Setup of old:
## Lorenz3D
module Lorenz3D(
    clk,
    rst,
    seed_x,
    seed_y,
    seed_z,
    pinX,
    pinY,
    pinZ,
	serial_data,
    x,
    y,
    z
    );
Settings: LEC_CHECK=0, CAP_MARGIN=20, CORE_ASPECT_RATIO=1.03, CORE_MARGIN=2, CORE_UTILIZATION=40, CTS_CLUSTER_DIAMETER=308, GPL_TIMING_DRIVEN=1, MAX_ROUTING_LAYER=met5, MIN_ROUTING_LAYER=met1, SETUP_SLACK_MARGIN=-0.43, SLEW_MARGIN=20; clock period 20.0 ns.
run.sh (not shown) runs the stock make flow with config.mk's settings and CLKGATE_MAP_FILE=.
old closes out successfully: all stages finished, all timing, DRC and antenna checks passed.
[inputs] new vs old
- clearing GPL_TIMING_DRIVEN, which used to be 1
- clearing CORE_ASPECT_RATIO, which used to be 1.03
- swapping 40 for 58 in CORE_UTILIZATION
- clearing MAX_ROUTING_LAYER, which used to be met5
- clearing MIN_ROUTING_LAYER, which used to be met1
- clearing SETUP_SLACK_MARGIN, which used to be -0.43
- clearing CTS_CLUSTER_DIAMETER, which used to be 308
- swapping 20.0 for 13.2 in the clock period (ns, I/O delays scaled along)
==> comparison <==
Delta (new minus old): insertion delay at the late pin of the worst-skew pair +0.03 ns, count of cells along the worst register-to-register path +about 13%.
new against old: placed cell count down 759, transition time at the pin with the least slew margin went up 0.0096 ns, minimum period implied by the final worst setup slack shows a reduction of 1.41 ns.


Starting RTL as in the previous note.
clock: 11.3 ns
lec_check: 0
cap_margin: 20
core_margin: 2
core_utilization: 72
cts_cluster_size: 90
max_routing_layer: met4
place_density_lb_addon: 0.02
setup_slack_margin: 3.3
slew_margin: 20
tns_end_percent: 40
The baseline finished but fails on setup timing.
Next try:
==> flow/config.mk (replaced) <==
export PLATFORM = sky130hd
export DESIGN_NAME = Lorenz3D
export DESIGN_NICKNAME = Lorenz3D
export VERILOG_FILES = /design/flow/design.v
export SDC_FILE = /design/flow/constraint.sdc
export NUM_CORES = 4
export LEC_CHECK = 0
export CAP_MARGIN = 20
export CORE_MARGIN = 2
export CORE_UTILIZATION = 70
export CTS_CLUSTER_SIZE = 14
export MAX_ROUTING_LAYER = met4
export SETUP_SLACK_MARGIN = 3.75
export SLEW_MARGIN = 20
==> flow/constraint.sdc (replaced) <==
create_clock -name core_clock -period 14.0 [get_ports {clk}]
set_input_delay 2.8000 -clock core_clock [delete_from_list [all_inputs] [get_ports {clk}]]
set_output_delay 2.8000 -clock core_clock [all_outputs]
set_load 0.01 [all_outputs]
The new run ran to the end with no violations.
Synthesized cell count is unchanged.
Die area climbs by 2.8%.
Clock-buffer cell count climbs by 2.
Worst setup slack gains 2.6 ns.
Design area drops by 1.7%.


The RTL this note starts from:
==> flow/design.v <==
`timescale 1ns / 1ps
module signed_mult(a , b , out);
    output [31:0] out;
    input signed [31:0] a;
    input signed [31:0] b;
    wire signed [63:0] mult_out;
    assign mult_out = a*b;
    assign out  = {mult_out[63] , mult_out[55:25]};
endmodule
`timescale 1ns / 1ps
module Lorenz(clk , rst , en , seed_x , seed_y , seed_z , x , y , z);
    wire signed [31:0] sigma = {7'b0001010 , 25'b0};  
    wire signed [31:0] beta = {7'b0000010 , 25'b1010101010101010101010101};  
    wire signed [31:0] rho = {7'b0011100 , 25'b0};  
    wire signed [31:0] scale = {7'b0000001 , 20'b10000000001010101010};
    wire signed [31:0] dt = {7'b0 , 20'b00000001000000000000};
    parameter signed [31:0] xo = {7'b1000001 , 25'b0};  
    parameter signed [31:0] yo = {7'b0 , 25'b0001100110011001100110011};  
    parameter signed [31:0] zo = {7'b0011001 , 25'b0};  
    input wire clk;
    input wire rst;
    input wire en;
    input wire signed [31:0] seed_x;
    input wire signed [31:0] seed_y;
    input wire signed [31:0] seed_z;
    output reg signed [31:0] x;
    output reg signed [31:0] y;
    output reg signed [31:0] z;
    reg signed [26:0] dx;
    reg signed [26:0] dy;
    reg signed [26:0] dz;
    wire signed [31:0] m1 , m2 , m3 , m4 , m5 , m6 , m7 , m8 , m9;
    signed_mult sm1 (.a(m1) , .b(sigma) , .out(m2));
    signed_mult sm2 (.a(m3) , .b(m4) , .out(m5));
    signed_mult sm3 (.a(m3) , .b(y) , .out(m6));
    signed_mult sm4 (.a(m7) , .b(beta) , .out(m8));
    assign m1 = (y - x) >>> 8;
    assign m3 = x >>> 8;
    assign m4 = rho - z;
    assign m7 = z >>> 8;
    assign m9 = (y >>> 8);
    always@(posedge clk)
    begin
        if (rst)
        begin
            x <= seed_x;
            y <= seed_y;
            z <= seed_z;
        end
        else if (en)
        begin
            x <= x + m2;
            y <= y + m5 - m9;
            z <= z + m6 - m8;
        end
    end
endmodule
`timescale 1ns / 1ps
module Slowclock(
    input clk,
    input rst,
    output slowclock,
    output slowclock_rise
    );
    reg [25:0] counter;
    reg clockout;
    always@(posedge clk)
    begin
        if (rst)
        begin
            counter <= 0;
            clockout <= 0;
        end
        else if( counter == 1)
        begin
            clockout <= !clockout;        
            counter <= 0;
        end
        else
            counter <= counter + 1;
    end
    assign slowclock = clockout;
    assign slowclock_rise = (counter == 1) && !clockout;
endmodule
`timescale 1ns / 1ps
module UART_Tx1
    #(parameter CLKS_PER_BIT = 435)
    (
        input clk,
        input rst,
        input Tx_s,
        input [7:0] Tx_Data,
        output Tx_Active,
        output reg Tx_serial_out,
        output Tx_Done
    );
    localparam TX_IDLE = 3'b000;
    localparam TX_START_BIT = 3'b001;
    localparam TX_DATA_SEND = 3'b010;
    localparam TX_STOP = 3'b011;
    localparam TX_CLEAN = 3'b100;
    reg [2:0] MAIN_STATE;
    reg [9:0] clk_count;
    reg [2:0] Bit_Index;
    reg [7:0] Send_Data;
    reg       Done;
    reg       Active;
    always@(posedge clk)
    begin
        if (rst)
        begin
            MAIN_STATE <= TX_IDLE;
            clk_count <= 0;
            Bit_Index <= 0;
            Send_Data <= 0;
            Done <= 1'b0;
            Active <= 1'b0;
            Tx_serial_out <= 1'b1;
        end
        else
        case(MAIN_STATE)
            TX_IDLE:
                begin
                    Tx_serial_out <= 1'b1;
                    Done <= 1'b0;
                    clk_count <= 1'b0;
                    Bit_Index <= 1'b0;
                    if(Tx_s == 1'b1)
                        begin
                            Active <= 1'b1;
                            Send_Data <= Tx_Data;
                            MAIN_STATE <= TX_START_BIT;
                        end
                     else
                        MAIN_STATE <= TX_IDLE;
                end
            TX_START_BIT:
                begin
                    Tx_serial_out <= 1'b0;
                    if(clk_count < CLKS_PER_BIT - 1)
                        begin
                            clk_count <= clk_count + 1;
                            MAIN_STATE <= TX_START_BIT;
                        end
                    else
                        begin    
                            clk_count <= 1'b0;
                            MAIN_STATE <= TX_DATA_SEND;
                        end
                end       
            TX_DATA_SEND:
                begin
                    Tx_serial_out <= Send_Data[Bit_Index];
                    if(clk_count < CLKS_PER_BIT - 1)
                        begin
                            clk_count <= clk_count + 1;
                            MAIN_STATE <= TX_DATA_SEND;
                        end
                    else
                        begin
                            clk_count <= 1'b0;
                            if(Bit_Index < 7)
                                begin
                                    Bit_Index <= Bit_Index + 1;
                                    MAIN_STATE <= TX_DATA_SEND;
                                end
                            else
                                begin
                                    Bit_Index <= 1'b0;
                                    MAIN_STATE <= TX_STOP;
                                end
                        end
                end
            TX_STOP:
                begin
                    Tx_serial_out <= 1'b1;
                    if(clk_count < CLKS_PER_BIT - 1)
                        begin
                            clk_count <= clk_count + 1;
                            MAIN_STATE <= TX_STOP;
                        end
                    else
                        begin
                            Done <= 1'b1;
                            clk_count <= 1'b0;
                            MAIN_STATE <= TX_CLEAN;
                            Active <= 1'b0;
                        end    
                end
            TX_CLEAN:
                begin
                    Done <= 1'b1;
                    MAIN_STATE <= TX_IDLE;
                end
            default:
                MAIN_STATE <= TX_IDLE;    
        endcase
    end
    assign Tx_Active = Active;
    assign Tx_Done = Done;
endmodule
`timescale 1ns / 1ps
module delta_sigma_dac(clk, rst, PWM_in, PWM_out);
input wire clk;
input wire rst;
input wire [15:0] PWM_in;
output reg PWM_out;
reg [16:0] PWM_accumulator;
wire [16:0] PWM_sum = PWM_accumulator + PWM_in;
always @(posedge clk) 
begin
     if (rst)
     begin
          PWM_accumulator <= 0;
          PWM_out <= 0;
     end
     else
     begin
          PWM_out <= PWM_sum[16];
          PWM_accumulator <= {1'b0, PWM_sum[15:0]};
     end
end 
endmodule
`timescale 1ns / 1ps
module Lorenz3D(
    clk,
    rst,
    seed_x,
    seed_y,
    seed_z,
    pinX,
    pinY,
    pinZ,
	serial_data,
    x,
    y,
    z
    );
	input wire clk;
    input wire rst;
    input wire [31:0] seed_x;
    input wire [31:0] seed_y;
    input wire [31:0] seed_z;
    output wire pinX;
    output wire pinY;
    output wire pinZ;
    output wire serial_data;
    output wire [31:0] x;
    output wire [31:0] y;
    output wire [31:0] z;
    reg [2:0] i;
    wire [7:0] inputdata;
    wire       done_bit;
    reg        start;
    wire       active;
    wire       out_serial;
    reg        triger;
    reg [3:0] count;
	wire signed [31:0] xm , ym , zm;
	wire signed [31:0] scale = {7'b0001001 , 25'b0000001111010111000010100};
	reg [31:0] key; 
	reg [2:0]  i_n;
	reg        start_n;
	reg        triger_n;
	reg [31:0] key_n;
	wire slowclock;
	wire slowclock_rise;
	Slowclock clock ( .clk(clk), .rst(rst), .slowclock(slowclock), .slowclock_rise(slowclock_rise));
    Lorenz  L1(
     .clk(clk),
     .rst(rst),
     .en(slowclock_rise),
     .seed_x(seed_x),
     .seed_y(seed_y),
     .seed_z(seed_z),
     .x(x),
     .y(y),
     .z(z)
    );
	UART_Tx1  #(435) U1 ( .clk(clk), .rst(rst), .Tx_s(start), .Tx_Data(inputdata), .Tx_Active(active),  .Tx_serial_out(out_serial), .Tx_Done(done_bit));
	always@(posedge clk)
    begin
        i_n = i;
        start_n = start;
        triger_n = triger;
        key_n = key;
        if(done_bit == 1'b1)
        begin
            i_n = i_n + 1;
        end
        if( i_n == 3'b000 && triger_n == 1'b1)
        begin
            key_n = x;            
            start_n = 1;
            triger_n = 0;
        end
        if(i_n == 3'b100)
        begin
            i_n = 0;
            triger_n = 1;
        end
        if (rst)
        begin
            i <= 0;
            start <= 0;
            triger <= 1;
        end
        else
        begin
            i <= i_n;
            start <= start_n;
            triger <= triger_n;
            key <= key_n;
        end
    end
	delta_sigma_dac d1 (.clk(clk), .rst(rst), .PWM_in(x[31:9]), .PWM_out(pinX));
    delta_sigma_dac d2 (.clk(clk), .rst(rst), .PWM_in(y[31:9]), .PWM_out(pinY));
	delta_sigma_dac d3 (.clk(clk), .rst(rst), .PWM_in(z[31:9]), .PWM_out(pinZ));
	signed_mult sm1 (.a(x) , .b(scale) , .out(xm));
	signed_mult sm2 (.a(y) , .b(scale) , .out(ym));
	signed_mult sm3 (.a(z) , .b(scale) , .out(zm));
	assign serial_data = out_serial;
    assign inputdata = key[((i + 1) * 8 - 1) -: 8];
endmodule
export LEC_CHECK = 0
export CAP_MARGIN = 20
export CELL_PAD_IN_SITES_GLOBAL_PLACEMENT = 0
export CORE_MARGIN = 2
export CORE_UTILIZATION = 72
export CTS_CLUSTER_SIZE = 80
export GPL_TIMING_DRIVEN = 1
export PLACE_DENSITY_LB_ADDON = 0.01
export SETUP_SLACK_MARGIN = 3.31
export SLEW_MARGIN = 20
export TNS_END_PERCENT = 65
create_clock -name core_clock -period 11.5 [get_ports {clk}]
The first run finished but failed the layout checks on negative setup slack.
Rerun with:
CELL_PAD_IN_SITES_GLOBAL_PLACEMENT = 1   (was 0)
CORE_UTILIZATION = 64   (was 72)
CTS_CLUSTER_SIZE = not set   (was 80)
PLACE_DENSITY_LB_ADDON = 0.06   (was 0.01)
TNS_END_PERCENT = 20   (was 65)
The new run finished but fails on negative setup slack.
Synthesized cell count is unchanged.
First-iteration DRC count drops by 8.9%.
Maximum frequency stays flat.
Wire length came out higher by 0.65%.
Hold slack gains 12 ps.
Count of clock-buffer cells in the layout came out lower by 4.
Critical path depth fell by 2.
Final area increases by about 1.8%.
Non-clock buffer count is higher by 123.
Rerun with:
CELL_PAD_IN_SITES_GLOBAL_PLACEMENT = not set   (was 1)
CORE_UTILIZATION = 40   (was 64)
GPL_TIMING_DRIVEN = not set   (was 1)
PLACE_DENSITY_LB_ADDON = not set   (was 0.06)
SETUP_SLACK_MARGIN = not set   (was 3.31)
TNS_END_PERCENT = not set   (was 20)
clock period = 22.7 ns   (was 11.5 ns; I/O delays follow)
This time the run completed with no timing, DRC or antenna violations.
Final area decreases by a few percent.
Worst hold slack loses 17 ps.
Setup slack gains 8800 ps.
Rerun with:
CORE_UTILIZATION = 25   (was 40)
clock period = 14.1 ns   (was 22.7 ns; I/O delays follow)
=> Register-to-register slack is worse by 7900 ps. Global-route usage came out lower by 8.7 points. Worst hold slack is better by 15 ps. Clock skew grows by 14 ps.
